### flow/config.mk
export PLATFORM = sky130hd
export DESIGN_NAME = cpu
export DESIGN_NICKNAME = cpu
export VERILOG_FILES = /design/flow/design.v
export SDC_FILE = /design/flow/constraint.sdc
export NUM_CORES = 4
export LEC_CHECK = 0
export CAP_MARGIN = 30
export CELL_PAD_IN_SITES_DETAIL_PLACEMENT = 0
export CORE_MARGIN = 2
export CORE_UTILIZATION = 25
export CTS_CLUSTER_SIZE = 94
export GPL_ROUTABILITY_DRIVEN = 0
export PLACE_DENSITY = 0.67
export SETUP_SLACK_MARGIN = 0.92
export SLEW_MARGIN = 0
### flow/constraint.sdc
create_clock -name core_clock -period 8.18 [get_ports {clk}]
set_input_delay 1.6360 -clock core_clock [delete_from_list [all_inputs] [get_ports {clk}]]
set_output_delay 1.6360 -clock core_clock [all_outputs]
set_load 0.01 [all_outputs]
### flow/design.v
`timescale 1ns / 1ps
module alu(
    input [2:0] funct3_in,    
    input [6:0] opcode_in, funct7_in,
    input [31:0] rs1_value_in, mux_result_in,    
    output reg [31:0] alu_result_out, raw_output
);
    localparam  reg_reg     = 7'b0110011,
                immediate   = 7'b0010011;
    always @(*) begin
        alu_result_out = 32'b0;
        case (opcode_in)
            immediate: begin
                case (funct3_in)
                    3'b000: alu_result_out = rs1_value_in + mux_result_in;
                    3'b001: alu_result_out = rs1_value_in << mux_result_in[4:0];
                    3'b010: alu_result_out = ($signed(rs1_value_in) < $signed(mux_result_in)) ? 1 : 0;
                    3'b011: alu_result_out = (rs1_value_in < mux_result_in) ? 1 : 0;
                    3'b100: alu_result_out = rs1_value_in ^ mux_result_in;
                    3'b101: begin
                        if (mux_result_in[11:5] == 0) alu_result_out = rs1_value_in >> mux_result_in[4:0];
                        else alu_result_out = $signed(rs1_value_in) >>> mux_result_in[4:0];
                    end
                    3'b110: alu_result_out = rs1_value_in | mux_result_in;
                    3'b111: alu_result_out = rs1_value_in & mux_result_in;          
                endcase
            end
            reg_reg: begin
                case (funct3_in)
                    3'b000: begin
                        if (funct7_in == 0) alu_result_out = rs1_value_in + mux_result_in;
                        else alu_result_out = rs1_value_in - mux_result_in;
                    end
                    3'b001: alu_result_out = rs1_value_in << mux_result_in[4:0];
                    3'b010: alu_result_out = ($signed(rs1_value_in) < $signed(mux_result_in)) ? 1 : 0;
                    3'b011: alu_result_out = (rs1_value_in < mux_result_in) ? 1 : 0;
                    3'b100: alu_result_out = rs1_value_in ^ mux_result_in;
                    3'b101: begin
                        if (funct7_in == 0) alu_result_out = rs1_value_in >> mux_result_in[4:0];
                        else alu_result_out = $signed(rs1_value_in) >>> mux_result_in[4:0];
                    end
                    3'b110: alu_result_out = rs1_value_in | mux_result_in;
                    3'b111: alu_result_out = rs1_value_in & mux_result_in;
                endcase             
            end
            default: begin
                alu_result_out = 32'b0;
            end
        endcase
        raw_output = alu_result_out;
    end        
endmodule
`timescale 1ns / 1ps
module decoder(
    input [31:0] instruction,
    output reg imm_sel_out, write_enable_out,
    output reg [2:0] funct3_out,
    output reg [4:0] rd_sel_out, rs1_sel_out, rs2_sel_out,
    output reg [6:0] funct7_out, opcode_out,
    output reg [11:0] imm_value_out
);
    localparam  reg_reg         = 7'b0110011,
                immediate       = 7'b0010011,
                upper_immediate = 7'b0110111,
                store           = 7'b0100011,
                branch          = 7'b1100011,
                jump            = 7'b1101111;
   always @(*) begin
        opcode_out = instruction[6:0];
        funct7_out = instruction[31:25];
        rs2_sel_out = instruction[24:20];
        rs1_sel_out = instruction[19:15];
        funct3_out = instruction[14:12];
        rd_sel_out = instruction[11:7];
        imm_value_out = instruction[31:20];
        imm_sel_out = 0;
        write_enable_out = 0;
        case (opcode_out)
            immediate: begin
                imm_sel_out = 1;
                write_enable_out = 1;             
            end
            reg_reg: begin
                imm_sel_out = 0;
                write_enable_out = 1;
            end
            default: begin
                imm_sel_out = 0;
                write_enable_out = 0;
            end
        endcase
   end
endmodule
`timescale 1ns / 1ps
module mux_alu(
    input imm_sel_in,
    input [11:0] imm_value_in,
    input [31:0] rs2_value_in,
    output [31:0] mux_result_out,
    output [11:0] trace_imm    
);
    assign mux_result_out = (imm_sel_in) ? {{20{imm_value_in[11]}}, imm_value_in} : rs2_value_in;
    assign trace_imm = imm_value_in;
endmodule
`timescale 1ns / 1ps
module raw_handler(
    input clk,
    input write_enable_in, write_enable_in_2,
    input [4:0] rs1_sel_in, rs2_sel_in, rd_write_back_in, rd_write_back_in_2,
    input [31:0] rs1_value_in, rs2_value_in, rd_value_in, rd_wb_value_2,
    output reg [4:0] get_rs1, get_rs2,
    output reg [31:0] rs1_value_out, rs2_value_out    
);
    always @(*) begin
        get_rs1 = rs1_sel_in;
        get_rs2 = rs2_sel_in;
        if (write_enable_in && rd_write_back_in != 5'b00000 && rs1_sel_in == rd_write_back_in) begin
            rs1_value_out = rd_value_in;
        end
        else if (write_enable_in_2 && rd_write_back_in_2 != 5'b00000 && rs1_sel_in == rd_write_back_in_2) begin
            rs1_value_out = rd_wb_value_2;
        end
        else begin
            rs1_value_out = rs1_value_in;
        end
        if (write_enable_in && rd_write_back_in != 5'b00000 && rs2_sel_in == rd_write_back_in) begin
            rs2_value_out = rd_value_in;
        end
        else if (write_enable_in_2 && rd_write_back_in_2 != 5'b00000 && rs2_sel_in == rd_write_back_in_2) begin
            rs2_value_out = rd_wb_value_2;
        end        
        else begin
            rs2_value_out = rs2_value_in;
        end
    end
endmodule
`timescale 1ns / 1ps
module register_file(
    input clk, write_enable_in,
    input [4:0] rd_sel_in, rs1_sel_in, rs2_sel_in,
    input [31:0] write_data_in,
    output reg [31:0] rs1_value_out, rs2_value_out,
    output reg [4:0] trace_rd, trace_rs1, trace_rs2,
    output reg [31:0] trace_write_in
);
    reg [31:0] registers [0:31];
    always @(*) begin
        rs1_value_out = (rs1_sel_in == 5'b00000) ? 32'b0 : registers[rs1_sel_in];
        rs2_value_out = (rs2_sel_in == 5'b00000) ? 32'b0 : registers[rs2_sel_in];
    end
    always @(posedge clk) begin
        if (write_enable_in && rd_sel_in != 5'b00000) begin
            registers[rd_sel_in] <= write_data_in;
        end   
        trace_rd <= rd_sel_in;
        trace_rs1 <= rs1_sel_in;
        trace_rs2 <= rs2_sel_in;
        trace_write_in <= write_data_in;   
    end
endmodule
`timescale 1ns / 1ps
module pipeline_reg_alu(
    input clk,
    input write_enable_in,
    input [4:0] rd_sel_in,
    input [31:0] alu_result_in,
    output reg write_enable_out,
    output reg [4:0] rd_sel_out, rd_write_back_2,
    output reg [31:0] alu_result_out, rd_wb_value_2
);
    always @(posedge clk) begin
        rd_sel_out <= rd_sel_in;
        alu_result_out <= alu_result_in;
        write_enable_out <= write_enable_in;
        rd_write_back_2 <= rd_sel_in;
        rd_wb_value_2 <= alu_result_in;                        
    end
endmodule
`timescale 1ns / 1ps
module pipeline_reg_decoder(
    input clk,
    input write_enable_in,
    input [31:0] mux_result_in, rs1_value_in,
    input [6:0] opcode_in, funct7_in,
    input [4:0] rd_sel_in,
    input [2:0] funct3_in,
    output reg write_enable_out,
    output reg [31:0] mux_result_out, rs1_value_out,
    output reg [6:0] opcode_out, funct7_out,
    output reg [4:0] rd_sel_out, raw_rd,
    output reg [2:0] funct3_out
);
    always @(posedge clk) begin
        write_enable_out <= write_enable_in;
        mux_result_out <= mux_result_in;
        rs1_value_out <= rs1_value_in;
        opcode_out <= opcode_in;
        funct7_out <= funct7_in;
        rd_sel_out <= rd_sel_in;
        funct3_out <= funct3_in;
        raw_rd <= rd_sel_in;  
    end
endmodule
`timescale 1ns / 1ps
module pipeline_reg_instruction(
    input clk,
    input [31:0] instruction_in,
    output reg [31:0] instruction_out,
    output reg [31:0] trace_instruction
);
    always @(posedge clk) begin
        instruction_out <= instruction_in;
        trace_instruction <= instruction_in;
    end
endmodule
`timescale 1ns / 1ps
module program_counter(
    input clk, rst_n,
    output reg [31:0] program_count
);
    always @(posedge clk) begin
        if (!rst_n) begin
            program_count <= 0;
        end
        else begin
            program_count <= program_count + 4;
        end
    end
endmodule
`timescale 1ns / 1ps
module cpu(
    input rst_n, clk,
    input [31:0] imem_insn,
    output [31:0] imem_addr,
    output [31:0] trace_instruction, trace_rd_value,
    output [11:0] trace_imm,
    output [4:0] trace_rd, trace_rs1, trace_rs2
);
    wire        imm_sel,
                write_enable,
                write_enable_reg,
                write_enable_alu;
    wire [31:0] instruction_reg,
                mux_result,
                mux_result_reg,
                rs1_value,
                rs1_value_reg,
                rs2_value,
                rs2_value_reg,
                alu_result,
                alu_result_reg,
                rd_wb_value,
                rd_wb_value_2,
                raw_rs1_value,
                raw_rs2_value;
    wire [11:0] imm_value;
    wire [6:0]  funct7,
                funct7_reg,
                opcode,
                opcode_reg;
    wire [4:0]  rd_sel,
                rd_sel_reg,
                rd_sel_wb,
                rd_write_back,
                rd_write_back_2,
                rs1_sel,
                rs1_sel_reg,
                rs2_sel,
                rs2_sel_reg,
                get_rs1,
                get_rs2;                
    wire [2:0]  funct3,
                funct3_reg;    
    pipeline_reg_instruction pri(
        .clk(clk),
        .instruction_in(imem_insn),
        .instruction_out(instruction_reg),
        .trace_instruction(trace_instruction)
    );
    pipeline_reg_decoder prd(
        .clk(clk),
        .write_enable_in(write_enable),
        .mux_result_in(mux_result),
        .rs1_value_in(raw_rs1_value),
        .opcode_in(opcode),
        .funct7_in(funct7),
        .rd_sel_in(rd_sel),
        .funct3_in(funct3),
        .write_enable_out(write_enable_reg),
        .mux_result_out(mux_result_reg),
        .rs1_value_out(rs1_value_reg),
        .opcode_out(opcode_reg),
        .funct7_out(funct7_reg),
        .rd_sel_out(rd_sel_reg),
        .funct3_out(funct3_reg),
        .raw_rd(rd_write_back)
    );
    pipeline_reg_alu pra(
        .clk(clk),
        .write_enable_in(write_enable_reg),
        .rd_sel_in(rd_sel_reg),
        .alu_result_in(alu_result),
        .write_enable_out(write_enable_alu),
        .rd_sel_out(rd_sel_wb),
        .alu_result_out(alu_result_reg),
        .rd_write_back_2(rd_write_back_2),
        .rd_wb_value_2(rd_wb_value_2)
    );
    program_counter pc(
        .clk(clk),
        .rst_n(rst_n),
        .program_count(imem_addr)
    );
    decoder dcr(
        .instruction(instruction_reg),
        .funct3_out(funct3),
        .funct7_out(funct7),
        .rd_sel_out(rd_sel),
        .rs1_sel_out(rs1_sel),
        .rs2_sel_out(rs2_sel),
        .imm_value_out(imm_value),
        .opcode_out(opcode),
        .imm_sel_out(imm_sel),
        .write_enable_out(write_enable)
    );
    mux_alu mux(
        .imm_sel_in(imm_sel),
        .imm_value_in(imm_value),
        .rs2_value_in(raw_rs2_value),
        .mux_result_out(mux_result),
        .trace_imm(trace_imm)
    );
    alu alu(
        .opcode_in(opcode_reg),
        .funct3_in(funct3_reg),
        .funct7_in(funct7_reg),
        .rs1_value_in(rs1_value_reg),
        .mux_result_in(mux_result_reg),
        .alu_result_out(alu_result),
        .raw_output(rd_wb_value)
    );
    raw_handler rwh(
        .clk(clk),
        .write_enable_in(write_enable_reg),
        .write_enable_in_2(write_enable_alu),
        .rs1_sel_in(rs1_sel),
        .rs2_sel_in(rs2_sel),
        .rd_write_back_in(rd_write_back),
        .rd_write_back_in_2(rd_write_back_2),
        .rs1_value_in(rs1_value),
        .rs2_value_in(rs2_value),
        .rd_value_in(rd_wb_value),
        .rd_wb_value_2(rd_wb_value_2),
        .get_rs1(get_rs1),
        .get_rs2(get_rs2),
        .rs1_value_out(raw_rs1_value),
        .rs2_value_out(raw_rs2_value)
    );
    register_file rgf(
        .clk(clk),
        .write_enable_in(write_enable_alu),
        .rd_sel_in(rd_sel_wb),
        .rs1_sel_in(get_rs1),
        .rs2_sel_in(get_rs2),
        .write_data_in(alu_result_reg),
        .rs1_value_out(rs1_value),
        .rs2_value_out(rs2_value),
        .trace_rd(trace_rd),
        .trace_rs1(trace_rs1),
        .trace_rs2(trace_rs2),
        .trace_write_in(trace_rd_value) 
    );
endmodule
### flow/run.sh
#!/bin/bash
# the make line also repeats each setting of config.mk as NAME=value (left out here)
make -C /OpenROAD-flow-scripts/flow DESIGN_CONFIG=/design/flow/config.mk WORK_HOME=/design/flow/orfs CLKGATE_MAP_FILE= finish
==> flow_summary.yaml, run 1 <==
# generated from flow reports
min_path:
  min_path_cells: 0
  hold_class: "reg -> reg"
  worst_hold_path.endpoint: "prd.rd_sel_out[1]$_DFF_P_"
  hp-start: "pri.instruction_out[8]$_DFF_P_"
final_timing:
  tightestPinTransition_ps: 1126
  drv_slew: 0
  finalHoldViolations: 0
  rsz0062_at_grt: "no"
  fmax_mhz: 198.2
  fin_skew_ps: 77.37
  fin_ws_ps: 3134
  fin_hold_ws_ps: 351.7
  setup_viol: 0
  fin_crit_ps: 5046
  fin_crit_sh_pct: 61.69
  tns_ps: 0
  slew_headroom_pct: 24.51
yosys:
  synth.most_common_cell: "edfxtp_1"
  ys_sh_xor_pct: 0.8471
  muxShareOfSynthArea_pct: 21.15
  ys_cells: 4725
  synth-edff-count: 1024
  largest_area_cell: "edfxtp_1"
  synthTopLogicFamily: "multiplexers"
  netlist_area_sq_mm: 0.06411
  syn_inst: 4725
  syn_avg_cell_area_sq_um: 13.57
  numSynthFlops: 1258
  topCellsByArea: "edfxtp_1 (48%), mux4_2 (13%), dfxtp_1 (7.3%)"
  top_area_share_pct: 47.97
  ys_seq_share_pct: 55.27
  ys_sh_adder_pct: 1.975
  synth-warning-count: 8
  synth_chip_area_sq_mm: 0.06411
  top_cells_by_count: "edfxtp_1 (1024), mux2i_1 (431), mux4_2 (376)"
  synth-simple-area-share_pct: 5.818
  ff_type: "edfxtp_1"
  ys_sh_aoi_pct: 11.62
  async_flop_share_pct: 0
  ys_types: 89
clocking:
  post_cts_buffers: 0
  cts-root-buf: "clkbuf_16"
  cts_resized: 0
  cts_buffers: 144
  cts_tree: "built"
  clk_pin_slew_worst_paths_ps: 60
  cts.sinks: 1258
  clk_latency_ps: 840
  cts_hold_buf: 0
  clockBufferDepth: 4
  htree_levels: 4
placement:
  io_buffers: 154
  post-place-cells: 8035
  post-dp-hpwl_mm: 139.0
  placed_area_sq_mm: 0.07004
  place_ws_ps: 3699
pwr:
  p_comb_share_pct: 13.8
  power_leader: "sequential cells"
  p_comb_mw: 2.18
  pwr-share-clk_pct: 41.0
  max-vdd-ir-drop_mv: 0.2521
  clock_power_mw: 6.46
  intPower_mw: 11.52
  power.total_mw: 15.77
  seq_cell_power_mw: 7.12
  p_sw_share_pct: 26.97
  power_frac_seq_pct: 45.2
  leakagePower_nw: 25.86
  power_switching_mw: 4.254
  power.density_mw_per_mm2: 210.9
floorplanning:
  die_h_um: 510.4
  ios: 157
  rows: 185
  core_sq_mm: 0.2546
  fp_util_pct: 25.18
  die_w_um: 510.4
  die_area_sq_mm: 0.2605
critical_path:
  start_kind: "flop"
  endpoint: "prd.rs1_value_out[0]$_DFF_P_"
  r2r_setup_slack_ps: 3130
  end_kind: "flop"
  critPathBufInv: 3
  cpPeakStageDelay_ps: 770
  cp.depth: 13
  crit_slowest_cell: "a31oi_1"
  ff2ff_path_depth: 13
  critPathArrivalTime_ps: 5720
  critPathRequiredTime_ps: 8860
  r2r_start: "prd.mux_result_out[2]$_DFF_P_"
  path_delay_family: "AND-OR/OR-AND gates"
  crit_path_start: "prd.mux_result_out[2]$_DFF_P_"
  crit_path_cell_trace: "buf_4, inv_1, buf_4, ha_1, o21ai_0, a21oi_1, o21ai_1, nand3_1, a311oi_1, nand2_1, a31oi_1, nor2_1, a31oi_1"
  crit_type: "reg -> reg"
  path_max_fanout: 68
  r2r-end: "prd.rs1_value_out[0]$_DFF_P_"
finish:
  num-fill-cells: 25200
  finalInstanceArea_sq_mm: 0.07479
  fin_cells: 8292
  syn2layout_area_growth_pct: 16.66
  utilization_pct: 29.37
  fin_nets: 4956
routing:
  drcViolationCount: 0
  vias: 46300
  drt_iter0_drc: 7673
  wl_per_cell_um: 27.43
  dr.pass1.iters: 13
  drtAntennaViolNets: 0
  routed_wl_mm: 227.4
  via_per_inst: 5.584
global_route:
  overflow: 0
  grt_use_total_pct: 16.84
  grt_pass1_vias: 45250
  grt_max_degree: 126
  grt_pass1_wl_mm: 323.4
  antenna_found_initial: 12
run:
  cap_violations: 0
  warning_count: 103
outcome:
  status: "complete, no violations"
## cell type report
cell class                      instances  area, sq um  share of cell area (%)
Timing Repair Buffer                  291         3077                   4.114
Inverter                              121        457.9                  0.6123
Clock buffer                          181         3855                   5.155
Sequential cell                      1258        35470                   47.43
Clock inverter                         65        713.2                  0.9536
Tap cell                             3366         4212                   5.631
Antenna cell                            4        10.01                 0.01338
Multi-Input combinational cell       3006        26990                   36.09
## routing by layer
| layer | track usage (%) | vias to the layer above | share of wire [%] |
|---|---|---|---|
| met5 | 0 | - | 0.028 |
| met4 | 8.074 | 10 | 5.5 |
| met3 | 5.466 | 737 | 14 |
| met2 | 25.22 | 3581 | 43 |
| met1 | 21.89 | 22960 | 38 |
| li1 | - | 19010 | - |
==> run 2: changes to the inputs <==
CAP_MARGIN = 20   (was 30)
CELL_PAD_IN_SITES_DETAIL_PLACEMENT = unset   (was 0)
CORE_UTILIZATION = 61   (was 25)
CTS_CLUSTER_SIZE = unset   (was 94)
GPL_ROUTABILITY_DRIVEN = unset   (was 0)
PLACE_DENSITY = unset   (was 0.67)
SETUP_SLACK_MARGIN = 0.67   (was 0.92)
SLEW_MARGIN = 20   (was 0)
clock period = 4.03 ns   (was 8.18 ns; I/O delays follow)
==> run 2 against run 1 <==
- register-to-register slack lost 2500 ps
- global-route usage grew 27 points
- fmax grew 47%
- core utilization grew 43 points
- worst setup slack lost 2500 ps
==> flow_summary.yaml, run 2 <==
# generated from flow reports
critical_path:
  critPathRequiredTime_ps: 4680
  cpPeakStageDelay_ps: 480
  crit_slowest_cell: "dfxtp_4"
  crit_path_cell_trace: "buf_16, buf_4, mux2i_1, a221oi_1, nor2_1, o211ai_1, o21ai_0, o21ai_0, o21ai_0, o21ai_0"
  endpoint: "prd.mux_result_out[15]$_DFF_P_"
  critPathBufInv: 2
  crit_type: "reg -> reg"
  path_max_fanout: 57
  start_kind: "flop"
  r2r_start: "pri.instruction_out[20]$_DFF_P_"
  critPathArrivalTime_ps: 4080
  end_kind: "flop"
  r2r-end: "prd.mux_result_out[15]$_DFF_P_"
  r2r_setup_slack_ps: 610
  cpMostUsedCell: "o21ai_0"
  cp.depth: 10
  path_delay_family: "AND-OR/OR-AND gates"
  ff2ff_path_depth: 10
  crit_path_start: "pri.instruction_out[20]$_DFF_P_"
yosys:
  numSynthFlops: 1258
  ys_sh_xor_pct: 0.8471
  async_flop_share_pct: 0
  largest_area_cell: "edfxtp_1"
  ys_sh_adder_pct: 1.975
  netlist_area_sq_mm: 0.06411
  syn_inst: 4725
  synth.most_common_cell: "edfxtp_1"
  top_cells_by_count: "edfxtp_1 (1024), mux2i_1 (431), mux4_2 (376)"
  ff_type: "edfxtp_1"
  synth-edff-count: 1024
  synthTopLogicFamily: "multiplexers"
  ys_types: 89
  ys_cells: 4725
  synth-simple-area-share_pct: 5.818
  top_area_share_pct: 47.97
  ys_seq_share_pct: 55.27
  syn_avg_cell_area_sq_um: 13.57
  synth_chip_area_sq_mm: 0.06411
  synth-warning-count: 8
  ys_sh_aoi_pct: 11.62
  muxShareOfSynthArea_pct: 21.15
  topCellsByArea: "edfxtp_1 (48%), mux4_2 (13%), dfxtp_1 (7.3%)"
placement:
  placed_area_sq_mm: 0.06957
  place_ws_ps: 150.7
  io_buffers: 154
  post-dp-hpwl_mm: 153.8
  gp_congestion: 1.068
pwr:
  p_comb_share_pct: 16.9
  power.density_mw_per_mm2: 430.2
  leakagePower_nw: 27.34
  seq_cell_power_mw: 14.3
  power_leader: "sequential cells"
  intPower_mw: 23.35
  pwr-share-clk_pct: 38.8
  p_comb_mw: 5.47
  power_switching_mw: 8.958
  clock_power_mw: 12.5
  max-vdd-ir-drop_mv: 0.5238
  p_sw_share_pct: 27.73
  power_frac_seq_pct: 44.3
run:
  cap_violations: 0
  warning_count: 96
clocking:
  clk_pin_slew_worst_paths_ps: 60
  cts_tree: "built"
  cts.sinks: 1258
  htree_levels: 4
  cts-root-buf: "clkbuf_16"
  cts_buffers: 133
  clockBufferDepth: 3
  cts_hold_buf: 0
  clk_latency_ps: 780
final_timing:
  slew_headroom_pct: 26.39
  fin_skew_ps: 46.87
  fin_crit_sh_pct: 84.92
  setup_viol: 0
  finalHoldViolations: 0
  fin_crit_ps: 3422
  tightestPinTransition_ps: 1103
  rsz0062_at_grt: "yes"
  tns_ps: 0
  fin_ws_ps: 607.7
  fmax_mhz: 292.2
  drv_slew: 0
finish:
  fin_nets: 5223
  finalInstanceArea_sq_mm: 0.07509
  num-fill-cells: 6684
  syn2layout_area_growth_pct: 17.14
  utilization_pct: 72.25
floorplanning:
  ios: 157
  die_w_um: 328.2
  die_h_um: 328.2
  core_sq_mm: 0.1039
  die_area_sq_mm: 0.1077
  rows: 118
  fp_util_pct: 61.68
global_route:
  grt_max_degree: 86
  grt_pass1_vias: 47680
  grt_pass1_wl_mm: 337.5
  antenna_found_initial: 12
  overflow: 0
  grt_use_total_pct: 44.09
outcome:
  status: "complete, no violations"
routing:
  drtAntennaViolNets: 0
  drcViolationCount: 0
  vias: 49230
  drt_iter0_drc: 8377
  via_per_inst: 7.483
  wl_per_cell_um: 36.56
  routed_wl_mm: 240.6
  dr.pass1.iters: 6
min_path:
  worst_hold_path.endpoint: "prd.rd_sel_out[3]$_DFF_P_"
  hp-start: "pri.instruction_out[10]$_DFF_P_"
  min_path_cells: 0
  hold_class: "reg -> reg"
[run 2: per-stage QoR]
stage,power [mW],hold WS (ps),std cells
after global routing,32.98,355.9,6577
after floorplan,17.48,324.9,4758
after CTS,31.88,345.5,6550
after global placement,19.53,338.8,6294
final,32.31,342.8,6579
after detailed placement,19.51,336.8,6294
[run 2: cell type report]
class | count | area [sq um] | share of cell area, %
Clock inverter | 71 | 779.5 | 1.038
Tap cell | 1380 | 1727 | 2.299
Timing Repair Buffer | 569 | 5373 | 7.155
Inverter | 121 | 462.9 | 0.6165
Antenna cell | 2 | 5.005 | 0.006665
Multi-Input combinational cell | 3006 | 27580 | 36.72
Sequential cell | 1258 | 35510 | 47.29
Clock buffer | 172 | 3661 | 4.875
[run 2: repair_timing]
item	in CTS	in global routing
resized	55	98
pin swaps	12	33
setup buffers	13	24
endpoints found under the setup margin	55	66
gates cloned	0	3
[run 2: metal layers]
metal	track usage [%]	share of wire (%)	routed length [um]	up-vias
met3	12.04	14	33860	949
met5	0	0.032	77	-
met4	24.73	6.9	16540	12
met2	66.19	45	107100	4323
li1	-	-	-	19550
met1	58.59	34	82960	24400
==> run 3: changes to the inputs <==
CORE_UTILIZATION = 50   (was 61)
SETUP_SLACK_MARGIN = unset   (was 0.67)
clock period = 3.17 ns   (was 4.03 ns; I/O delays follow)
==> run 3 against run 2 <==
- the layout now fails its checks (setup timing)
- critical path depth rose by 3
- register-to-register slack worse by 640 ps
- total power is 29% higher
- combinational power rose by 46%
==> flow_summary.yaml, run 3 <==
# generated from flow reports
pwr:
  seq_cell_power_mw: 18.1
  pwr-share-clk_pct: 37.4
  power_switching_mw: 11.60
  power_leader: "sequential cells"
  max-vdd-ir-drop_mv: 0.5139
  power.total_mw: 41.72
  p_comb_mw: 7.99
  intPower_mw: 30.11
  clock_power_mw: 15.6
  p_comb_share_pct: 19.2
  leakagePower_nw: 29.12
  p_sw_share_pct: 27.82
  power.density_mw_per_mm2: 528.8
  power_frac_seq_pct: 43.4
routing:
  drt_iter0_drc: 6384
  dr.pass1.iters: 9
  drtAntennaViolNets: 0
  wl_per_cell_um: 34.05
  routed_wl_mm: 244.7
  drcViolationCount: 0
  vias: 48580
  via_per_inst: 6.760
final_timing:
  fin_skew_ps: 45.22
  tightestPinTransition_ps: 807.4
  slew_headroom_pct: 46.01
  fmax_mhz: 312.0
  drv_slew: 0
  rsz0062_at_grt: "yes"
  setup_viol: 3
  fin_ws_ps: -35.21
  fin_crit_ps: 3205
  fin_crit_sh_pct: 101.1
  finalHoldViolations: 0
finish:
  syn2layout_area_growth_pct: 23.05
  fin_cells: 7187
  fin_nets: 5543
  utilization_pct: 61.94
yosys:
  numSynthFlops: 1258
  syn_avg_cell_area_sq_um: 13.57
  top_cells_by_count: "edfxtp_1 (1024), mux2i_1 (431), mux4_2 (376)"
  async_flop_share_pct: 0
  synthTopLogicFamily: "multiplexers"
  top_area_share_pct: 47.97
  netlist_area_sq_mm: 0.06411
  ff_type: "edfxtp_1"
  ys_sh_adder_pct: 1.975
  synth-edff-count: 1024
  ys_types: 89
  synth.most_common_cell: "edfxtp_1"
  ys_sh_xor_pct: 0.8471
  topCellsByArea: "edfxtp_1 (48%), mux4_2 (13%), dfxtp_1 (7.3%)"
  ys_seq_share_pct: 55.27
  synth-simple-area-share_pct: 5.818
  synth_chip_area_sq_mm: 0.06411
  ys_sh_aoi_pct: 11.62
  ys_cells: 4725
  syn_inst: 4725
  largest_area_cell: "edfxtp_1"
  muxShareOfSynthArea_pct: 21.15
  synth-warning-count: 8
critical_path:
  cpMostUsedCell: "o211ai_1"
  path_delay_family: "AND-OR/OR-AND gates"
  crit_slowest_cell: "dfxtp_4"
  cpPeakStageDelay_ps: 370
  endpoint: "prd.mux_result_out[30]$_DFF_P_"
  critPathRequiredTime_ps: 3780
  start_kind: "flop"
  crit_path_cell_trace: "ha_4, fa_2, a211oi_4, o211ai_1, a41oi_2, buf_6, o311a_4, o21bai_4, a311oi_2, xnor2_1, a221oi_2, or3_1, o211ai_1"
  ff2ff_path_depth: 13
  critPathArrivalTime_ps: 3820
  r2r-end: "prd.mux_result_out[30]$_DFF_P_"
  critPathBufInv: 1
  path_max_fanout: 3
  crit_path_start: "prd.mux_result_out[0]$_DFF_P_"
  r2r_start: "prd.mux_result_out[0]$_DFF_P_"
  cp.depth: 13
  crit_type: "reg -> reg"
  end_kind: "flop"
  r2r_setup_slack_ps: -40
global_route:
  antenna_found_initial: 8
  overflow: 0
  grt_use_total_pct: 36.93
  grt_pass1_wl_mm: 344.7
  grt_pass1_vias: 47310
  grt_max_degree: 86
run:
  cap_violations: 0
  warning_count: 94
placement:
  post-place-cells: 6918
  io_buffers: 154
  post-dp-hpwl_mm: 164.3
  gp_congestion: 1.078
min_path:
  min_path_cells: 1
  hold_class: "in -> reg"
  worst_hold_path.endpoint: "pri.instruction_out[23]$_DFF_P_"
  hp-start: "imem_insn[23]"
floorplanning:
  core_sq_mm: 0.1274
  ios: 157
  die_w_um: 362.1
  fp_util_pct: 50.34
  die_area_sq_mm: 0.1311
  rows: 131
  die_h_um: 362.1
clocking:
  clk_latency_ps: 790
  clk_pin_slew_worst_paths_ps: 60
  cts_tree: "built"
  cts_buffers: 137
  cts_hold_buf: 0
  cts-root-buf: "clkbuf_16"
  htree_levels: 4
  clockBufferDepth: 3
  cts.sinks: 1258
outcome:
  status: "finished with violations"
  check-failures: "setup timing"
[run 3: timing repair]
| item | CTS | global route |
|---|---|---|
| gates resized | 105 | 200 |
| setup endpoints to repair | 56 | 75 |
| hold endpoints to repair | 0 | 0 |
| gates cloned | 2 | 1 |
| pin swaps | 24 | 72 |
| buffers inserted | 8 | 11 |
[run 3: routing by layer]
layer | up-vias | global-route usage (%) | share of wire, %
li1 | 20220 | - | -
met1 | 24700 | 49.57 | 39
met2 | 2993 | 56.95 | 46
met3 | 667 | 7.154 | 9.7
met4 | 6 | 20.12 | 6.2
met5 | - | 0 | 0.017
[run 3: area by class of cell]
type / instances / area [sq um]
inverters: 121 / 474.2
diodes: 4 / 10.01
well taps: 1662 / 2079
repair buffers: 885 / 8215
multi-input cells: 3006 / 28220
clock inverters: 61 / 551.8
clock buffers: 190 / 3826
fillers: 9818 / 48470
flip-flops and latches: 1258 / 35510
[run 3: per-stage QoR]
step / worst slack [ps] / hold WS, ps / area (sq um) / TNS [ps]
finish: -35.21 / 281.3 / 78880 / -63.86
detailed placement: -473.4 / 339.9 / 72960 / -6864
global placement: -485.0 / 336.9 / 72960 / -5490
floorplan: 2.291 / 324.9 / 64300 / 0
CTS: -81.84 / 234.0 / 77930 / -232.3
global route: -114.6 / 254.8 / 78870 / -555.4
==> run 4: changes to the inputs <==
CORE_UTILIZATION = 37   (was 50)
clock period = 5.67 ns   (was 3.17 ns; I/O delays follow)
==> run 4 against run 3 <==
- the run now finishes clean
- wire length shrank 3.1%
- final area is 6.5% lower
- first-iteration DRC count down 2.1%
- synthesized cell count unchanged
- combinational power fell by 59%
- total power shrank 45%
==> flow_summary.yaml, run 4 <==
# generated from flow reports
global_route:
  grt_max_degree: 103
  grt_pass1_vias: 45300
  antenna_found_initial: 12
  grt_pass1_wl_mm: 335.7
  grt_use_total_pct: 26.50
  overflow: 0
floorplanning:
  fp_util_pct: 37.29
  die_area_sq_mm: 0.1766
  ios: 157
  core_sq_mm: 0.1719
  rows: 152
  die_h_um: 420.2
  die_w_um: 420.2
clocking:
  cts_tree: "built"
  cts-root-buf: "clkbuf_16"
  cts.sinks: 1258
  cts_resized: 0
  cts_buffers: 144
  htree_levels: 4
  post_cts_buffers: 0
  clk_latency_ps: 820
  clk_pin_slew_worst_paths_ps: 60
  cts_hold_buf: 0
  clockBufferDepth: 3
pwr:
  intPower_mw: 16.62
  clock_power_mw: 9.48
  p_comb_share_pct: 14.4
  power_frac_seq_pct: 44.5
  max-vdd-ir-drop_mv: 0.2760
  p_comb_mw: 3.31
  p_sw_share_pct: 27.82
  power.density_mw_per_mm2: 312.2
  power_switching_mw: 6.405
  leakagePower_nw: 26.11
  pwr-share-clk_pct: 41.2
  power.total_mw: 23.02
  seq_cell_power_mw: 10.2
  power_leader: "sequential cells"
placement:
  place_ws_ps: 1140
  placed_area_sq_mm: 0.06893
  post-place-cells: 7026
  gp_congestion: 1.033
  io_buffers: 154
  post-dp-hpwl_mm: 153.5
final_timing:
  finalHoldViolations: 0
  fin_crit_ps: 4694
  fin_ws_ps: 976.3
  slew_headroom_pct: 15.73
  drv_slew: 0
  rsz0062_at_grt: "no"
  tns_ps: 0
  fin_skew_ps: 51.38
  fin_hold_ws_ps: 347.5
  fin_crit_sh_pct: 82.78
  setup_viol: 0
  fmax_mhz: 213.1
  tightestPinTransition_ps: 1264
yosys:
  syn_avg_cell_area_sq_um: 13.57
  synthTopLogicFamily: "multiplexers"
  top_cells_by_count: "edfxtp_1 (1024), mux2i_1 (431), mux4_2 (376)"
  largest_area_cell: "edfxtp_1"
  ys_cells: 4725
  ys_types: 89
  netlist_area_sq_mm: 0.06411
  numSynthFlops: 1258
  synth.most_common_cell: "edfxtp_1"
  synth-edff-count: 1024
  ff_type: "edfxtp_1"
  ys_sh_adder_pct: 1.975
  top_area_share_pct: 47.97
  synth_chip_area_sq_mm: 0.06411
  ys_sh_xor_pct: 0.8471
  synth-warning-count: 8
  synth-simple-area-share_pct: 5.818
  syn_inst: 4725
  muxShareOfSynthArea_pct: 21.15
  ys_seq_share_pct: 55.27
  ys_sh_aoi_pct: 11.62
  async_flop_share_pct: 0
  topCellsByArea: "edfxtp_1 (48%), mux4_2 (13%), dfxtp_1 (7.3%)"
routing:
  drt_iter0_drc: 6250
  drcViolationCount: 0
  dr.pass1.iters: 5
  routed_wl_mm: 237.1
  wl_per_cell_um: 32.51
  via_per_inst: 6.352
  vias: 46320
  drtAntennaViolNets: 0
critical_path:
  end_kind: "flop"
  crit_path_cell_trace: "clkinv_1, ha_1, nor2_1, o21ai_0, a21oi_1, o21ai_1, nand3_1, a311oi_1, xor2_1, a221oi_1, nor2_1, a2bb2oi_1"
  cpMostUsedCell: "nor2_1"
  cp.depth: 12
  endpoint: "prd.rs1_value_out[30]$_DFF_P_"
  critPathRequiredTime_ps: 6330
  cpPeakStageDelay_ps: 620
  r2r_setup_slack_ps: 980
  path_delay_family: "AND-OR/OR-AND gates"
  start_kind: "flop"
  crit_type: "reg -> reg"
  path_max_fanout: 9
  r2r_start: "prd.mux_result_out[4]$_DFF_P_"
  crit_path_start: "prd.mux_result_out[4]$_DFF_P_"
  crit_slowest_cell: "ha_1"
  r2r-end: "prd.rs1_value_out[30]$_DFF_P_"
  critPathArrivalTime_ps: 5350
  critPathBufInv: 1
  ff2ff_path_depth: 12
run:
  warning_count: 95
  cap_violations: 0
finish:
  fin_nets: 4997
  finalInstanceArea_sq_mm: 0.07374
  syn2layout_area_growth_pct: 15.03
  num-fill-cells: 15630
  ff_latch_area_sq_mm: 0.03549
  fin_cells: 7293
  logic_area_sq_mm: 0.02700
  utilization_pct: 42.89
min_path:
  min_path_cells: 0
  hp-start: "pri.instruction_out[8]$_DFF_P_"
  hold_class: "reg -> reg"
  worst_hold_path.endpoint: "prd.rd_sel_out[1]$_DFF_P_"
outcome:
  status: "complete, no violations"
-- run 4: metal layers --
metal	vias up	global-route usage, %	routed length (um)
met5	-	0.3612	124
met4	8	12.04	11850
met3	557	5.232	23710
met2	2826	40.62	106500
met1	23870	36.30	94920
li1	19070	-	-
-- run 4: final cells by class --
type	count	area share [%]
clock inverters	58	0.9773
repair buffers	332	4.215
well taps	2310	3.919
diodes	1	0.003393
clock buffers	207	5.528
multi-input cells	3006	36.61
flip-flops and latches	1258	48.12
inverters	121	0.6227
==> run 5: changes to the inputs <==
ABC_AREA = 1   (was unset)
CAP_MARGIN = 15   (was 20)
CELL_PAD_IN_SITES_DETAIL_PLACEMENT = 2   (was unset)
CELL_PAD_IN_SITES_GLOBAL_PLACEMENT = 1   (was unset)
CORE_UTILIZATION = 46   (was 37)
CTS_CLUSTER_DIAMETER = 152   (was unset)
GPL_ROUTABILITY_DRIVEN = 1   (was unset)
HOLD_SLACK_MARGIN = 0.06   (was unset)
MAX_ROUTING_LAYER = met4   (was unset)
PLACE_DENSITY_LB_ADDON = 0.05   (was unset)
SETUP_SLACK_MARGIN = 0.7   (was unset)
TNS_END_PERCENT = 45   (was unset)
clock period = 3.55 ns   (was 5.67 ns; I/O delays follow)
==> run 5 against run 4 <==
- the flow now stops in clock tree synthesis
- synthesized area up 6.3%
- die area down 14%
- synthesized cell count up 69%
==> flow_summary.yaml, run 5 <==
# yosys + openroad results
yosys:
  syn_avg_cell_area_sq_um: 8.519
  numSynthFlops: 1258
  synth-warning-count: 8
  syn_inst: 8003
  ys_sh_xor_pct: 0.2312
  topCellsByArea: "edfxtp_1 (45%), nand2_1 (9.8%), dfxtp_1 (6.9%)"
  synth.most_common_cell: "nand2_1"
  ff_type: "edfxtp_1"
  muxShareOfSynthArea_pct: 0.1468
  synthTopLogicFamily: "simple AND/OR/NAND/NOR gates"
  synth-edff-count: 1024
  ys_sh_aoi_pct: 16.70
  largest_area_cell: "edfxtp_1"
  synth-simple-area-share_pct: 20.47
  ys_sh_adder_pct: 1.857
  async_flop_share_pct: 0
  top_area_share_pct: 45.10
  netlist_area_sq_mm: 0.06818
  ys_seq_share_pct: 51.97
  synth_chip_area_sq_mm: 0.06818
  top_cells_by_count: "nand2_1 (1780), edfxtp_1 (1024), nand3_1 (861)"
  ys_cells: 8003
  ys_types: 63
floorplanning:
  core_sq_mm: 0.1475
  die_w_um: 389.0
  die_area_sq_mm: 0.1513
  die_h_um: 389.0
  ios: 157
  rows: 141
  fp_util_pct: 46.22
outcome:
  lastStage: "clock tree synthesis"
  status: "did not finish"
  error_line: "[ERROR DPL-0033] detailed placement checks failed during check placement."
placement:
  io_buffers: 154
  post-place-cells: 9913
  place_ws_ps: -108.8
  post-dp-hpwl_mm: 250.8
  gp_congestion: 1.048
run 5: per-stage QoR:
step	area (sq um)	util [%]	power (mW)
after floorplan	68300	-	20.55
after global placement	73430	49.79	23.34
after detailed placement	73430	49.79	23.69
==> run 6: changes to the inputs <==
ABC_AREA = 0   (was 1)
CORE_MARGIN = 6   (was 2)
CORE_UTILIZATION = 51   (was 46)
==> run 6 against run 5 <==
- the flow again stops in clock tree synthesis
- synthesized area decreased by 6.0%
- die area fell by 11%
- synthesized cell count decreased by 41%
==> flow_summary.yaml, run 6 <==
# yosys + openroad results
outcome:
  status: "did not finish"
  lastStage: "clock tree synthesis"
  error_line: "[ERROR DPL-0033] detailed placement checks failed during check placement."
yosys:
  ys_sh_adder_pct: 1.975
  syn_avg_cell_area_sq_um: 13.57
  synth_chip_area_sq_mm: 0.06411
  ys_cells: 4725
  ff_type: "edfxtp_1"
  synth.most_common_cell: "edfxtp_1"
  syn_inst: 4725
  top_area_share_pct: 47.97
  ys_seq_share_pct: 55.27
  ys_sh_xor_pct: 0.8471
  top_cells_by_count: "edfxtp_1 (1024), mux2i_1 (431), mux4_2 (376)"
  ys_types: 89
  numSynthFlops: 1258
  muxShareOfSynthArea_pct: 21.15
  largest_area_cell: "edfxtp_1"
  async_flop_share_pct: 0
  ys_sh_aoi_pct: 11.62
  netlist_area_sq_mm: 0.06411
  synthTopLogicFamily: "multiplexers"
  synth-warning-count: 8
  synth-edff-count: 1024
  topCellsByArea: "edfxtp_1 (48%), mux4_2 (13%), dfxtp_1 (7.3%)"
  synth-simple-area-share_pct: 5.818
placement:
  post-place-cells: 6689
  post-dp-hpwl_mm: 216.0
  gp_congestion: 1.041
  place_ws_ps: -207.6
  io_buffers: 154
floorplanning:
  core_sq_mm: 0.1241
  die_h_um: 366.5
  die_area_sq_mm: 0.1344
  die_w_um: 366.5
  fp_util_pct: 51.65
  ios: 157
  rows: 129
## run 6: metrics by stage
| stage | total power, mW | hold slack, ps | cell area [sq um] |
|---|---|---|---|
| floorplan | 19.89 | 324.9 | 64390 |
| global placement | 22.61 | 342.7 | 71420 |
| detailed placement | 22.96 | 345.3 | 71420 |
==> run 7: changes to the inputs <==
ABC_AREA = unset   (was 0)
CAP_MARGIN = 20   (was 15)
CELL_PAD_IN_SITES_DETAIL_PLACEMENT = unset   (was 2)
CELL_PAD_IN_SITES_GLOBAL_PLACEMENT = unset   (was 1)
CORE_MARGIN = 2   (was 6)
CORE_UTILIZATION = 63   (was 51)
CTS_CLUSTER_DIAMETER = unset   (was 152)
GPL_ROUTABILITY_DRIVEN = unset   (was 1)
HOLD_SLACK_MARGIN = unset   (was 0.06)
MAX_ROUTING_LAYER = unset   (was met4)
PLACE_DENSITY_LB_ADDON = unset   (was 0.05)
SETUP_SLACK_MARGIN = unset   (was 0.7)
TNS_END_PERCENT = unset   (was 45)
clock period = 4.43 ns   (was 3.55 ns; I/O delays follow)
==> run 7 against run 6 <==
- the run now finishes clean
- synthesized area is the same
- die area shrank 22%
- synthesized cell count unchanged
==> flow_summary.yaml, run 7 <==
# generated from flow reports
floorplanning:
  core_sq_mm: 0.1013
  ios: 157
  die_w_um: 323.0
  die_area_sq_mm: 0.1043
  rows: 117
  die_h_um: 323.0
  fp_util_pct: 63.28
clocking:
  cts_hold_buf: 0
  cts.sinks: 1258
  clk_pin_slew_worst_paths_ps: 50
  clockBufferDepth: 3
  clk_latency_ps: 770
  cts-root-buf: "clkbuf_16"
  post_cts_buffers: 0
  cts_resized: 0
  cts_tree: "built"
  cts_buffers: 131
  htree_levels: 4
global_route:
  grt_use_total_pct: 45.01
  grt_pass1_wl_mm: 331.5
  grt_busiest_layer: "met2"
  overflow: 0
  grt_max_degree: 90
  grt_pass1_vias: 46950
  met1_usage_pct: 58.33
  grt_use_met3_pct: 13.28
  antenna_found_initial: 16
  met2_usage_pct: 67.25
routing:
  drcViolationCount: 0
  dr.pass1.iters: 6
  wl_per_cell_um: 36.67
  routed_wl_mm: 235.3
  via_per_inst: 7.588
  vias: 48690
  drt_iter0_drc: 8948
  drtAntennaViolNets: 0
final_timing:
  fmax_mhz: 243.9
  finalHoldViolations: 0
  tns_ps: 0
  tightestPinTransition_ps: 1138
  fin_ws_ps: 329.9
  slew_headroom_pct: 23.31
  setup_viol: 0
  rsz0062_at_grt: "no"
  fin_crit_sh_pct: 92.55
  fin_skew_ps: 37.53
  drv_slew: 0
  fin_crit_ps: 4100
outcome:
  status: "complete, no violations"
pwr:
  p_comb_mw: 4.51
  power_leader: "sequential cells"
  power.density_mw_per_mm2: 394.0
  p_sw_share_pct: 27.36
  pwr-share-clk_pct: 39.0
  intPower_mw: 20.92
  leakagePower_nw: 26.42
  max-vdd-ir-drop_mv: 0.5908
  power_frac_seq_pct: 45.4
  p_comb_share_pct: 15.7
  power_switching_mw: 7.878
  clock_power_mw: 11.2
  seq_cell_power_mw: 13.1
yosys:
  topCellsByArea: "edfxtp_1 (48%), mux4_2 (13%), dfxtp_1 (7.3%)"
  async_flop_share_pct: 0
  synthTopLogicFamily: "multiplexers"
  ys_seq_share_pct: 55.27
  netlist_area_sq_mm: 0.06411
  top_area_share_pct: 47.97
  muxShareOfSynthArea_pct: 21.15
  syn_inst: 4725
  ff_type: "edfxtp_1"
  synth-edff-count: 1024
  ys_types: 89
  synth-warning-count: 8
  top_cells_by_count: "edfxtp_1 (1024), mux2i_1 (431), mux4_2 (376)"
  synth-simple-area-share_pct: 5.818
  ys_sh_aoi_pct: 11.62
  ys_cells: 4725
  ys_sh_xor_pct: 0.8471
  ys_sh_adder_pct: 1.975
  numSynthFlops: 1258
  largest_area_cell: "edfxtp_1"
  syn_avg_cell_area_sq_um: 13.57
  synth.most_common_cell: "edfxtp_1"
  synth_chip_area_sq_mm: 0.06411
critical_path:
  r2r_start: "prd.rs1_value_out[0]$_DFF_P_"
  ff2ff_path_depth: 15
  crit_slowest_cell: "a311oi_1"
  path_delay_family: "AND-OR/OR-AND gates"
  critPathRequiredTime_ps: 5070
  end_kind: "flop"
  r2r-end: "prd.mux_result_out[0]$_DFF_P_"
  critPathBufInv: 3
  r2r_setup_slack_ps: 330
  path_max_fanout: 6
  cpMostUsedCell: "inv_1"
  cpPeakStageDelay_ps: 590
  cp.depth: 15
  crit_type: "reg -> reg"
  critPathArrivalTime_ps: 4740
  start_kind: "flop"
  endpoint: "prd.mux_result_out[0]$_DFF_P_"
  crit_path_start: "prd.rs1_value_out[0]$_DFF_P_"
  crit_path_cell_trace: "inv_1, ha_1, inv_1, fa_1, nor2b_1, o21ai_0, a21oi_1, buf_4, o21ai_1, nand3_1, a311oi_1, nand2_1, a31oi_1, nor2_1, nor3_1"
finish:
  fin_nets: 5078
  fin_cells: 6417
  syn2layout_area_growth_pct: 13.99
placement:
  post-place-cells: 6179
  place_ws_ps: 550.4
  gp_congestion: 1.108
  io_buffers: 154
  post-dp-hpwl_mm: 150.1
min_path:
  hp-start: "pri.instruction_out[14]$_DFF_P_"
  min_path_cells: 0
  worst_hold_path.endpoint: "prd.funct3_out[2]$_DFF_P_"
  hold_class: "reg -> reg"
run:
  cap_violations: 0
  warning_count: 94
-- run 7: layer usage --
metal / vias up / part of all wire, %
li1: 19250 / -
met1: 23930 / 34
met5: - / 0.051
met3: 1035 / 14
met2: 4466 / 44
met4: 18 / 7.4
-- run 7: area by class of cell --
cell class / instances / area [sq um]
fill: 6615 / 28220
tap: 1368 / 1712
sequential: 1258 / 35500
antenna: 5 / 12.51
timing repair buffer: 426 / 4044
clock buffer: 186 / 3839
multi-input combinational: 3006 / 27000
inverter: 121 / 457.9
clock inverter: 47 / 510.5
-- run 7: through the flow --
stage               hold WS [ps]  util, %  power [mW]  instance area [sq um]
floorplan                  324.9        -       15.90                  64230
global placement           332.9    67.78       17.58                  68670
detailed placement         339.0    67.81       17.57                  68690
CTS                        348.5    72.10       28.60                  73040
global route               358.8    72.13       29.38                  73070
finish                     347.4    72.14       28.79                  73080
==> run 8: changes to the inputs <==
CAP_MARGIN = 15   (was 20)
CELL_PAD_IN_SITES_DETAIL_PLACEMENT = 0   (was unset)
CELL_PAD_IN_SITES_GLOBAL_PLACEMENT = 0   (was unset)
CORE_UTILIZATION = 68   (was 63)
CTS_CLUSTER_DIAMETER = 347   (was unset)
CTS_CLUSTER_SIZE = 60   (was unset)
GPL_ROUTABILITY_DRIVEN = 1   (was unset)
HOLD_SLACK_MARGIN = -0.08   (was unset)
MAX_ROUTING_LAYER = met4   (was unset)
SETUP_SLACK_MARGIN = -0.11   (was unset)
clock period = 1.63 ns   (was 4.43 ns; I/O delays follow)
==> run 8 against run 7 <==
- the flow now stops in global routing
- synthesized area is the same
- die area is 7.3% lower
- synthesized cell count unchanged
==> flow_summary.yaml, run 8 <==
# yosys + openroad results
clocking:
  cts.sinks: 1258
  cts_buffers: 24
  cts_hold_buf: 0
  cts-root-buf: "clkbuf_16"
  htree_levels: 1
  clockBufferDepth: 3
yosys:
  ys_sh_adder_pct: 1.975
  netlist_area_sq_mm: 0.06411
  ff_type: "edfxtp_1"
  synth_chip_area_sq_mm: 0.06411
  top_cells_by_count: "edfxtp_1 (1024), mux2i_1 (431), mux4_2 (376)"
  synth-edff-count: 1024
  syn_avg_cell_area_sq_um: 13.57
  ys_seq_share_pct: 55.27
  ys_sh_aoi_pct: 11.62
  synth-warning-count: 8
  ys_cells: 4725
  ys_types: 89
  synthTopLogicFamily: "multiplexers"
  numSynthFlops: 1258
  syn_inst: 4725
  top_area_share_pct: 47.97
  ys_sh_xor_pct: 0.8471
  synth-simple-area-share_pct: 5.818
  async_flop_share_pct: 0
  topCellsByArea: "edfxtp_1 (48%), mux4_2 (13%), dfxtp_1 (7.3%)"
  muxShareOfSynthArea_pct: 21.15
  synth.most_common_cell: "edfxtp_1"
  largest_area_cell: "edfxtp_1"
floorplanning:
  rows: 112
  core_sq_mm: 0.09333
  die_h_um: 311.0
  fp_util_pct: 68.69
  die_area_sq_mm: 0.09675
  ios: 157
  die_w_um: 311.0
placement:
  place_ws_ps: -1964
  io_buffers: 154
  post-dp-hpwl_mm: 205.1
  post-place-cells: 6997
  gp_congestion: 1.158
outcome:
  status: "did not finish"
  lastStage: "global routing"
  error_line: "[ERROR GRT-0116] Global routing finished with congestion. Check the congestion regions in the DRC Viewer."
global_route:
  grt_use_total_pct: 88.41
  overflow: 515
==> run 8: repair_timing <==
item | in CTS
setup buffers | 144
pin swaps | 192
gates cloned | 12
setup endpoints to repair | 1012
gates resized | 711
==> run 8: metrics by stage <==
| stage | setup TNS, ps | hold slack [ps] | cell area [sq um] | power [mW] |
|---|---|---|---|---|
| 2_1_floorplan | -501240 | 324.9 | 65710 | 43.84 |
| 3_3_place_gp | -242980 | 333.5 | 77750 | 51.66 |
| 3_5_place_dp | -295970 | 338.5 | 77750 | 52.11 |
| 4_1_cts | -400930 | -54.52 | 82260 | 65.54 |
==> run 8: routing by layer <==
metal  GRT overflow  global-route usage, %
met3             78                  80.76
met5              -                      -
met4            179                  86.23
met1             30                  87.34
met2            228                  96.40
==> run 9: changes to the inputs <==
ABC_AREA = 1   (was unset)
CAP_MARGIN = 20   (was 15)
CELL_PAD_IN_SITES_DETAIL_PLACEMENT = 2   (was 0)
CELL_PAD_IN_SITES_GLOBAL_PLACEMENT = 2   (was 0)
CORE_ASPECT_RATIO = 0.96   (was unset)
CORE_MARGIN = 3   (was 2)
CTS_CLUSTER_DIAMETER = 131   (was 347)
CTS_CLUSTER_SIZE = 64   (was 60)
GPL_TIMING_DRIVEN = 0   (was unset)
HOLD_SLACK_MARGIN = unset   (was -0.08)
MAX_ROUTING_LAYER = met5   (was met4)
MIN_ROUTING_LAYER = met2   (was unset)
PLACE_DENSITY_LB_ADDON = 0.02   (was unset)
SETUP_SLACK_MARGIN = unset   (was -0.11)
SLEW_MARGIN = 25   (was 20)
TNS_END_PERCENT = 55   (was unset)
clock period = 5.0 ns   (was 1.63 ns; I/O delays follow)
==> run 9 against run 8 <==
- the run fails in global placement without I/O
- die area up 7.6%
- synthesized area up 6.3%
- synthesized cell count up 69%
==> flow_summary.yaml, run 9 <==
# yosys + openroad results
floorplanning:
  fp_util_pct: 68.69
  die_w_um: 329.2
  rows: 113
  core_sq_mm: 0.09925
  die_area_sq_mm: 0.1041
  die_h_um: 316.2
yosys:
  synth_chip_area_sq_mm: 0.06818
  topCellsByArea: "edfxtp_1 (45%), nand2_1 (9.8%), dfxtp_1 (6.9%)"
  ys_sh_aoi_pct: 16.70
  numSynthFlops: 1258
  ys_sh_adder_pct: 1.857
  netlist_area_sq_mm: 0.06818
  synth-warning-count: 8
  ff_type: "edfxtp_1"
  muxShareOfSynthArea_pct: 0.1468
  ys_seq_share_pct: 51.97
  top_cells_by_count: "nand2_1 (1780), edfxtp_1 (1024), nand3_1 (861)"
  ys_cells: 8003
  syn_inst: 8003
  synth-simple-area-share_pct: 20.47
  synthTopLogicFamily: "simple AND/OR/NAND/NOR gates"
  synth.most_common_cell: "nand2_1"
  syn_avg_cell_area_sq_um: 8.519
  ys_types: 63
  top_area_share_pct: 45.10
  async_flop_share_pct: 0
  synth-edff-count: 1024
  largest_area_cell: "edfxtp_1"
  ys_sh_xor_pct: 0.2312
outcome:
  lastStage: "global placement without I/O"
  error_line: "[ERROR FLW-0024] Place density exceeds 1.0 (current PLACE_DENSITY_LB_ADDON =  0.02). Please check if the value of  PLACE_DENSITY_LB_ADDON is between 0 and 0.99."
  status: "did not finish"
==> run 10: changes to the inputs <==
ABC_AREA = unset   (was 1)
CORE_ASPECT_RATIO = 0.54   (was 0.96)
CORE_MARGIN = 6   (was 3)
CORE_UTILIZATION = 40   (was 68)
CTS_CLUSTER_DIAMETER = 330   (was 131)
CTS_CLUSTER_SIZE = unset   (was 64)
GPL_ROUTABILITY_DRIVEN = unset   (was 1)
GPL_TIMING_DRIVEN = 1   (was 0)
HOLD_SLACK_MARGIN = -0.02   (was unset)
MAX_ROUTING_LAYER = met4   (was met5)
PLACE_DENSITY_LB_ADDON = 0.2   (was 0.02)
SETUP_SLACK_MARGIN = 0.21   (was unset)
SLEW_MARGIN = 40   (was 25)
TNS_END_PERCENT = 60   (was 55)
clock period = 2.8 ns   (was 5.0 ns; I/O delays follow)
==> run 10 against run 9 <==
- the run fails in global routing
- synthesized area down 6.0%
- synthesized cell count shrank 41%
- die area up 64%
==> flow_summary.yaml, run 10 <==
# yosys + openroad results
outcome:
  status: "did not finish"
  lastStage: "global routing"
  error_line: "[ERROR GRT-0116] Global routing finished with congestion. Check the congestion regions in the DRC Viewer."
clocking:
  cts-root-buf: "clkbuf_16"
  cts_hold_buf: 0
  clockBufferDepth: 3
  cts.sinks: 1258
  htree_levels: 3
  cts_buffers: 118
yosys:
  topCellsByArea: "edfxtp_1 (48%), mux4_2 (13%), dfxtp_1 (7.3%)"
  synth_chip_area_sq_mm: 0.06411
  synth-edff-count: 1024
  synth-warning-count: 8
  ys_types: 89
  synthTopLogicFamily: "multiplexers"
  ys_sh_xor_pct: 0.8471
  syn_avg_cell_area_sq_um: 13.57
  ys_sh_aoi_pct: 11.62
  ys_seq_share_pct: 55.27
  numSynthFlops: 1258
  ff_type: "edfxtp_1"
  synth.most_common_cell: "edfxtp_1"
  ys_cells: 4725
  async_flop_share_pct: 0
  largest_area_cell: "edfxtp_1"
  synth-simple-area-share_pct: 5.818
  muxShareOfSynthArea_pct: 21.15
  syn_inst: 4725
  top_area_share_pct: 47.97
  netlist_area_sq_mm: 0.06411
  ys_sh_adder_pct: 1.975
  top_cells_by_count: "edfxtp_1 (1024), mux2i_1 (431), mux4_2 (376)"
placement:
  io_buffers: 154
  post-dp-hpwl_mm: 262.9
  place_ws_ps: -1152
  gp_congestion: 1.203
  post-place-cells: 7849
floorplanning:
  core_sq_mm: 0.1584
  die_w_um: 556.8
  fp_util_pct: 40.48
  rows: 107
  die_h_um: 306.2
  die_area_sq_mm: 0.1705
  ios: 157
global_route:
  grt_use_total_pct: 85.17
  overflow: 2795
## run 10: per-layer routing
metal | overflow | GRT usage, %
met1 | - | -
met2 | 187 | 87.31
met3 | 2450 | 99.44
met4 | 158 | 57.78
met5 | - | -
## run 10: what timing repair did
action	in CTS
pin swaps	98
hold endpoints to repair	0
gates resized	473
setup buffers	82
cloned	6
endpoints found under the setup margin	127
## run 10: per-stage QoR
step	util, %	power (mW)	instance area (sq um)	setup TNS, ps
CTS	53.72	50.96	85080	-42950
detailed placement	49.30	31.83	78080	-69740
global placement	49.24	31.59	77990	-67740
floorplan	-	25.34	64760	-849.9
==> run 11: changes to the inputs <==
CELL_PAD_IN_SITES_DETAIL_PLACEMENT = unset   (was 2)
CELL_PAD_IN_SITES_GLOBAL_PLACEMENT = unset   (was 2)
CORE_ASPECT_RATIO = 1.01   (was 0.54)
CORE_MARGIN = 2   (was 6)
CTS_CLUSTER_DIAMETER = unset   (was 330)
GPL_TIMING_DRIVEN = 0   (was 1)
MAX_ROUTING_LAYER = unset   (was met4)
MIN_ROUTING_LAYER = unset   (was met2)
PLACE_DENSITY_LB_ADDON = unset   (was 0.2)
SETUP_SLACK_MARGIN = unset   (was 0.21)
SLEW_MARGIN = 20   (was 40)
TNS_END_PERCENT = unset   (was 60)
clock period = 5.0 ns   (was 2.8 ns; I/O delays follow)
==> run 11 against run 10 <==
- the layout now fails its checks (setup timing)
- die area decreased by 4.1%
- synthesized cell count is the same
- synthesized area stayed put
==> flow_summary.yaml, run 11 <==
# generated from flow reports
critical_path:
  crit_path_cell_trace: "buf_2, nor2_2, clkbuf_2, clkdlybuf4s15_2, a21o_1, a31oi_1, a221oi_1, a21oi_1"
  crit_path_start: "pri.instruction_out[17]$_DFF_P_"
  crit_slowest_cell: "a221oi_1"
  endpoint: "prd.rs1_value_out[10]$_DFF_P_"
  path_max_fanout: 10
  r2r_start: "pri.instruction_out[17]$_DFF_P_"
  cp.depth: 8
  r2r-end: "prd.rs1_value_out[10]$_DFF_P_"
  end_kind: "flop"
  critPathRequiredTime_ps: 5620
  ff2ff_path_depth: 8
  r2r_setup_slack_ps: -180
  crit_type: "reg -> reg"
  start_kind: "flop"
  critPathArrivalTime_ps: 5810
  critPathBufInv: 3
  path_delay_family: "AND-OR/OR-AND gates"
  cpPeakStageDelay_ps: 950
yosys:
  ys_cells: 4725
  async_flop_share_pct: 0
  synth.most_common_cell: "edfxtp_1"
  ys_seq_share_pct: 55.27
  synth_chip_area_sq_mm: 0.06411
  ys_types: 89
  ys_sh_adder_pct: 1.975
  numSynthFlops: 1258
  top_area_share_pct: 47.97
  ff_type: "edfxtp_1"
  synth-simple-area-share_pct: 5.818
  syn_avg_cell_area_sq_um: 13.57
  top_cells_by_count: "edfxtp_1 (1024), mux2i_1 (431), mux4_2 (376)"
  largest_area_cell: "edfxtp_1"
  synth-edff-count: 1024
  muxShareOfSynthArea_pct: 21.15
  syn_inst: 4725
  topCellsByArea: "edfxtp_1 (48%), mux4_2 (13%), dfxtp_1 (7.3%)"
  synthTopLogicFamily: "multiplexers"
  synth-warning-count: 8
  ys_sh_xor_pct: 0.8471
  ys_sh_aoi_pct: 11.62
  netlist_area_sq_mm: 0.06411
global_route:
  grt_pass1_vias: 48390
  grt_pass1_wl_mm: 418.0
  antenna_found_initial: 22
  grt_use_total_pct: 37.87
  grt_max_degree: 36
  overflow: 0
floorplanning:
  ios: 157
  die_w_um: 402.3
  die_h_um: 406.3
  core_sq_mm: 0.1591
  rows: 147
  fp_util_pct: 40.29
  die_area_sq_mm: 0.1635
routing:
  drcViolationCount: 0
  drtAntennaViolNets: 0
  via_per_inst: 6.956
  routed_wl_mm: 314.7
  vias: 51160
  drt_iter0_drc: 8686
  dr.pass1.iters: 6
  wl_per_cell_um: 42.80
run:
  cap_violations: 0
  warning_count: 92
final_timing:
  rsz0062_at_grt: "no"
  tightestPinTransition_ps: 1407
  fin_hold_ws_ps: 347.2
  fin_crit_sh_pct: 103.6
  fin_ws_ps: -181.9
  setup_viol: 2
  fin_skew_ps: 67.55
  fmax_mhz: 193.0
  drv_slew: 0
  finalHoldViolations: 0
  tns_ps: -231.9
  fin_crit_ps: 5182
  slew_headroom_pct: 6.196
min_path:
  hold_class: "reg -> reg"
  min_path_cells: 0
  worst_hold_path.endpoint: "prd.rd_sel_out[2]$_DFF_P_"
  hp-start: "pri.instruction_out[9]$_DFF_P_"
clocking:
  clockBufferDepth: 3
  cts_buffers: 139
  htree_levels: 4
  cts_hold_buf: 0
  clk_pin_slew_worst_paths_ps: 60
  cts.sinks: 1258
  cts_tree: "built"
  cts-root-buf: "clkbuf_16"
  clk_latency_ps: 830
pwr:
  leakagePower_nw: 27.09
  max-vdd-ir-drop_mv: 0.3773
  power.density_mw_per_mm2: 352.8
  p_sw_share_pct: 29.82
  intPower_mw: 18.78
  power.total_mw: 26.75
  clock_power_mw: 10.7
  power_switching_mw: 7.977
  p_comb_share_pct: 16.6
  power_leader: "sequential cells"
  power_frac_seq_pct: 43.6
  pwr-share-clk_pct: 39.8
  seq_cell_power_mw: 11.7
  p_comb_mw: 4.44
finish:
  fin_nets: 5272
  fin_cells: 7354
  utilization_pct: 47.67
  num-fill-cells: 13760
  syn2layout_area_growth_pct: 18.30
  finalInstanceArea_sq_mm: 0.07584
placement:
  placed_area_sq_mm: 0.07087
  post-place-cells: 7085
  io_buffers: 153
  place_ws_ps: -1521
  post-dp-hpwl_mm: 225.4
  gp_congestion: 1.056
outcome:
  check-failures: "setup timing"
  status: "finished with violations"
-- run 11: per-layer routing --
metal,share of wire (%),track usage (%)
met1,35,46.73
met2,43,55.62
met3,12,11.29
met4,9.7,29.75
met5,0.022,0
-- run 11: area by class of cell --
cell class | instances | area, sq um | area share (%)
diodes | 17 | 42.54 | 0.05610
plain buffers | 369 | 1783 | 2.351
clock buffers | 188 | 3908 | 5.153
clock inverters | 66 | 798.3 | 1.053
inverters | 121 | 461.7 | 0.6088
multi-input cells | 3006 | 27080 | 35.71
flip-flops and latches | 1258 | 35480 | 46.78
well taps | 2086 | 2610 | 3.442
repair buffers | 243 | 3677 | 4.849
-- run 11: repair_timing --
action	4_1_cts	5_1_grt
pin swaps	1	2
setup endpoints to repair	86	26
hold endpoints to repair	0	0
resized	35	42
buffers inserted	2	0
No activity file was given, so power comes from the tool's default toggle rates.
